Setup of job 9756:
==> flow/design.v <==
module conv_neuron
  #
  (
   parameter FEATURE_WIDTH    = 8,
   parameter WEIGHT_WIDTH     = 8,
   parameter WEIGHT_MEM_ORDER = 5,
   parameter OUTPUT_WIDTH     = 8,
   parameter OUTPUT_SHIFT     = 0,
   parameter BIAS_SHIFT       = 0,
   parameter ReLU             = "TRUE"
   )   
  (
   input logic                     clk,
   input logic [FEATURE_WIDTH-1:0] feature_stream,
   input logic                     feature_first,
   input logic                     feature_last,
   input logic [WEIGHT_WIDTH-1:0]  weight_stream,
   input logic                     weight_first,
   input logic                     weight_last,
   output logic [OUTPUT_WIDTH-1:0] output_stream,
   output logic                    output_valid
   );
   localparam WEIGHT_MEM_SIZE = 2**WEIGHT_MEM_ORDER;
   localparam ACC_SIZE        = FEATURE_WIDTH + WEIGHT_WIDTH + WEIGHT_MEM_ORDER;
   localparam P_SIZE          = FEATURE_WIDTH + WEIGHT_WIDTH + 1;
   logic [WEIGHT_MEM_SIZE-1:0][WEIGHT_WIDTH-1:0] wmem;
   logic [WEIGHT_MEM_ORDER-1:0] 		 wmem_waddr;
   logic [WEIGHT_MEM_ORDER-1:0] 		 wmem_raddr;
   logic [WEIGHT_WIDTH-1:0] 			 bias;
   logic 					 wmem_writing;
   logic signed [P_SIZE-1:0] 			 p;
   logic [3:0][FEATURE_WIDTH-1:0] 		 feature_stream_reg;
   logic [2:0][WEIGHT_WIDTH-1:0] 		 weight_reg;
   logic signed [ACC_SIZE-1:0] 			 acc;
   logic [4:0] 					 feature_first_reg;
   logic [6:0] 					 feature_last_reg;
   logic signed [ACC_SIZE-1:0] 			 acc_slv;
   always @(posedge clk) begin
      if (weight_first) begin
         wmem_writing <= '1;
         wmem_waddr   <= '0;
         bias         <= weight_stream;
      end else if (wmem_writing) begin
         if (weight_last) wmem_writing <= '0;
         wmem[wmem_waddr] <= weight_stream;
         wmem_waddr       <= wmem_waddr + 1'b1;
      end
      for (int i = 0; i < 3; i++) begin
	 if (i == 0) weight_reg[i] <= wmem[wmem_raddr];
	 else        weight_reg[i] <= weight_reg[i-1];
      end
      if (feature_first) 
        wmem_raddr <= '0;
      else
        wmem_raddr <= wmem_raddr + 1'b1;  
      for (int i = 0; i < 4; i++) begin
	 if (i == 0) feature_stream_reg[i] <= feature_stream;
	 else        feature_stream_reg[i] <= feature_stream_reg[i-1];
      end
      for (int i = 0; i < 5; i++) begin
	 if (i == 0) feature_first_reg[i] <= feature_first;
	 else        feature_first_reg[i] <= feature_first_reg[i-1];
      end
      for (int i = 0; i < 7; i++) begin
	 if (i == 0) feature_last_reg[i] <= feature_last;
	 else        feature_last_reg[i] <= feature_last_reg[i-1];
      end
      p <= $signed(weight_reg[2]) * $signed({1'b0, feature_stream_reg[3]});  
      if (feature_first_reg[4])      
        acc <= ($signed(bias) << BIAS_SHIFT) + $signed(p);
      else        
        acc <= acc + p;
      acc_slv <= acc;
      if (feature_last_reg[6]) begin
         if (ReLU == "TRUE") begin
            if (acc_slv[ACC_SIZE-1]) begin
               output_stream <= '0;
            end else begin
               if (ACC_SIZE == OUTPUT_WIDTH+OUTPUT_SHIFT) begin
		  output_stream <= acc_slv[ACC_SIZE-1:OUTPUT_SHIFT];
               end else begin
		  if (|acc_slv[ACC_SIZE-1:OUTPUT_WIDTH+OUTPUT_SHIFT-1]) begin
                     output_stream[OUTPUT_WIDTH-1] <= '0;
                     output_stream[OUTPUT_WIDTH-2:0] <= '1;
                  end else begin
                     output_stream <= acc_slv[OUTPUT_WIDTH+OUTPUT_SHIFT-1:OUTPUT_SHIFT];
		  end
               end
            end 
	 end else begin
            output_stream <= acc_slv[OUTPUT_WIDTH+OUTPUT_SHIFT-1:OUTPUT_SHIFT];
	 end  
         output_valid <= '1;
      end else begin
         output_valid <= '0;
      end  
   end  
endmodule  
module conv_neuron_layer_ffanout
  #
  (
   parameter LAYER_SIZE       = 10,
   parameter LAYER_SIZE_ORDER = 4,
   parameter FEATURE_WIDTH    = 8,
   parameter WEIGHT_WIDTH     = 8,
   parameter WEIGHT_MEM_ORDER = 5,
   parameter OUTPUT_WIDTH     = 8,
   parameter OUTPUT_SHIFT     = 0,
   parameter BIAS_SHIFT       = 0,
   parameter ReLU             = "TRUE"
   )
  (
   input logic                         clk,
   input logic [FEATURE_WIDTH-1:0]     feature_stream,
   input logic                         feature_first,
   input logic                         feature_last,
   input logic [WEIGHT_WIDTH-1:0]      weight_stream,
   input logic [LAYER_SIZE_ORDER-1:0]  weight_id,
   input logic                         weight_first,
   input logic                         weight_last,
   output logic [OUTPUT_WIDTH-1:0]     output_stream,
   output logic [LAYER_SIZE_ORDER-1:0] output_id,
   output logic                        output_valid
   );
  logic [0:LAYER_SIZE][FEATURE_WIDTH-1:0]    feature_fanout_sr;
  logic [0:LAYER_SIZE][WEIGHT_WIDTH-1:0]     weight_fanout_sr;
  logic [0:LAYER_SIZE][LAYER_SIZE_ORDER-1:0] weight_id_fanout_sr;
  logic [0:LAYER_SIZE][LAYER_SIZE_ORDER-1:0] output_id_fanin_sr;
  logic [0:LAYER_SIZE][OUTPUT_WIDTH-1:0]     output_fanin_sr;
  logic [0:LAYER_SIZE][OUTPUT_WIDTH-1:0]     output_sig;
  logic [LAYER_SIZE:0]                       feature_first_sr;
  logic [LAYER_SIZE:0]                       feature_last_sr;
  logic [LAYER_SIZE:0]                       weight_first_sr;
  logic [LAYER_SIZE:0]                       weight_last_sr;
  logic [LAYER_SIZE:0]                       output_valid_sr;
  logic [LAYER_SIZE:0]                       weight_first_valid;
  logic [LAYER_SIZE:0]                       weight_last_valid;
  logic [LAYER_SIZE:0]                       output_valid_sig;
  always_ff @(posedge clk) begin
    feature_fanout_sr[0]   <= feature_stream;
    feature_first_sr[0]    <= feature_first;
    feature_last_sr[0]     <= feature_last;
    weight_fanout_sr[0]    <= weight_stream;
    weight_id_fanout_sr[0] <= weight_id;
    weight_first_sr[0]     <= weight_first;
    weight_last_sr[0]      <= weight_last;
    output_valid_sr[LAYER_SIZE]    <= '0;
    output_fanin_sr[LAYER_SIZE]    <= '0;
    output_id_fanin_sr[LAYER_SIZE] <= '0;
    for (int i=1; i <= LAYER_SIZE; i++) begin
      feature_fanout_sr[i]   <= feature_fanout_sr[0];
      feature_first_sr[i]    <= feature_first_sr[0];
      feature_last_sr[i]     <= feature_last_sr[0];
      weight_fanout_sr[i]    <= weight_fanout_sr[i-1];
      weight_first_sr[i]     <= weight_first_sr[i-1];
      weight_last_sr[i]      <= weight_last_sr[i-1];
      weight_id_fanout_sr[i] <= weight_id_fanout_sr[i-1];
      if (weight_id_fanout_sr[i-1] == i) begin
        weight_first_valid[i] <= weight_first_sr[i-1];
        weight_last_valid[i]  <= weight_last_sr[i-1];
      end else begin
        weight_first_valid[i] <= '0;
        weight_last_valid[i]  <= '0;
      end
      if (output_valid_sig[i]) begin
        output_valid_sr[i-1]    <= '1;
        output_fanin_sr[i-1]    <= output_sig[i];
        output_id_fanin_sr[i-1] <= i;
      end else begin
        output_valid_sr[i-1]    <= output_valid_sr[i];
        output_fanin_sr[i-1]    <= output_fanin_sr[i];
        output_id_fanin_sr[i-1] <= output_id_fanin_sr[i];
      end
    end  
  end  
  assign output_valid  = output_valid_sr[0];
  assign output_id     = output_id_fanin_sr[0];
  assign output_stream = output_fanin_sr[0];
  generate
    for (genvar i_g = 1; i_g <= LAYER_SIZE; i_g++) begin : g_NEURONS
      conv_neuron
        #
        (
         .FEATURE_WIDTH    (FEATURE_WIDTH),
         .WEIGHT_WIDTH     (WEIGHT_WIDTH),
         .WEIGHT_MEM_ORDER (WEIGHT_MEM_ORDER),
         .OUTPUT_WIDTH     (OUTPUT_WIDTH),
         .OUTPUT_SHIFT     (OUTPUT_SHIFT),
         .BIAS_SHIFT       (BIAS_SHIFT),
         .ReLU             (ReLU)
         )
      u_conv_neuron
        (
         .clk              (clk),
         .feature_stream   (feature_fanout_sr[i_g]),
         .feature_first    (feature_first_sr[i_g]),
         .feature_last     (feature_last_sr[i_g]),
         .weight_stream    (weight_fanout_sr[i_g]),
         .weight_first     (weight_first_valid[i_g]),
         .weight_last      (weight_last_valid[i_g]),
         .output_stream    (output_sig[i_g]),
         .output_valid     (output_valid_sig[i_g])
         );
    end  
  endgenerate
endmodule  
make LEC_CHECK=0 CAP_MARGIN=20 CORE_MARGIN=2 CORE_UTILIZATION=72 CTS_CLUSTER_DIAMETER=394 CTS_CLUSTER_SIZE=13 GPL_TIMING_DRIVEN=1 MAX_ROUTING_LAYER=met5 PLACE_DENSITY_LB_ADDON=0.26 SETUP_SLACK_MARGIN=-0.31 SLEW_MARGIN=35 finish   # period 3.9 ns
run.sh (not shown) runs the stock make flow with config.mk's settings and CLKGATE_MAP_FILE=.
Final checks on job 9756, whose flow otherwise completed, came back failing, citing negative setup slack.
[inputs] job 5227 vs job 9756
- GPL_TIMING_DRIVEN no longer set, was 1
- SLEW_MARGIN now 20, was 35
- MAX_ROUTING_LAYER now met4, was met5
- PLACE_DENSITY_LB_ADDON no longer set, was 0.26
- CTS_CLUSTER_DIAMETER no longer set, was 394
- CTS_CLUSTER_SIZE no longer set, was 13
- SETUP_SLACK_MARGIN now 0.52, was -0.31
- CORE_UTILIZATION now 65, was 72
- the clock period (ns, I/O delays scaled along) now 5.3, was 3.9
Results
Job 5227 ran to completion and came out clean on the timing, design-rule and antenna checks. Compared with job 9756, largest net degree at the start of global routing in job 5227 increased by more than 10%. Relative to job 9756, job 5227 degrades max-slew headroom at the worst pin. Per the comparison of job 5227 with job 9756, met1 routing resource usage after global routing shrank by 3.0 points; total routing resource utilization after global routing shows a reduction of 2.6 points.
--- input diff job 5227..job 217 ---
- swapping 65 for 40 in CORE_UTILIZATION
- clearing MAX_ROUTING_LAYER, which used to be met4
- clearing SETUP_SLACK_MARGIN, which used to be 0.52
- swapping 5.3 for 5.5 in the clock period (ns, I/O delays scaled along)
--- outcome ---
Clock distribution area overhead in the final layout ended up 0.44 points higher on job 217 than on job 5227.
| register area | job 5227 vs job 217 | ≈ equal |
Per the comparison of job 217 with job 5227, overall via count from detail_route decreased 3.2%, non-clock buffer instance count of the final layout moved down, wire length reported by the detailed router fell 7400 um, setup slack of the worst register-to-register path moved down.
diff inputs: job 217 => job 8818
- putting CTS_CLUSTER_SIZE at 97 where nothing was set
- putting PLACE_DENSITY_LB_ADDON at 0.19 where nothing was set
- putting ABC_AREA at 1 where nothing was set
- putting SETUP_SLACK_MARGIN at 1.05 where nothing was set
- swapping 40 for 72 in CORE_UTILIZATION
- swapping 20 for 5 in CAP_MARGIN
- swapping 5.5 for 4.1 in the clock period (ns, I/O delays scaled along)
Results
To summarise job 8818: no stage aborted, but the layout did not pass its checks, failing on negative setup slack. The first-pass GRT wire length of job 8818 is higher than that of job 217. Job 8818 vs. job 217: post-route minimum period saw a decrease; total of plain and repair buffers excluding clock buffers saw an increase; clock buffer count in the final layout saw a decrease; maximum clock frequency saw an increase.
Input changes introduced in job 7477 (baseline for comparison: job 8818):
- changing CAP_MARGIN from 5 to 20
- removing PLACE_DENSITY_LB_ADDON (formerly 0.19)
- removing CTS_CLUSTER_SIZE (formerly 97)
- removing SETUP_SLACK_MARGIN (formerly 1.05)
- changing CORE_UTILIZATION from 72 to 40
- removing ABC_AREA (formerly 1)
- changing the clock period (ns, I/O delays scaled along) from 4.1 to 3.11
--- outcome ---
Global-route usage is lower on job 7477
The largest family of logic cells by area comes out simple AND/OR/NAND/NOR gates in one run and multiplexers in the other, namely in job 8818 and job 7477 respectively.
Post-DP HPWL, job 7477 and job 8818: smaller value in job 7477
Nothing crashed in job 7477 and all stages finished; the problem is that the final layout failed, the offending checks being negative setup slack.
The layout from job 8818, despite a flow that completed every stage, fails the layout checks, with the failing checks listed as negative setup slack.
Job 8818 → job 7477: utilization down 33 points; via count moved down.
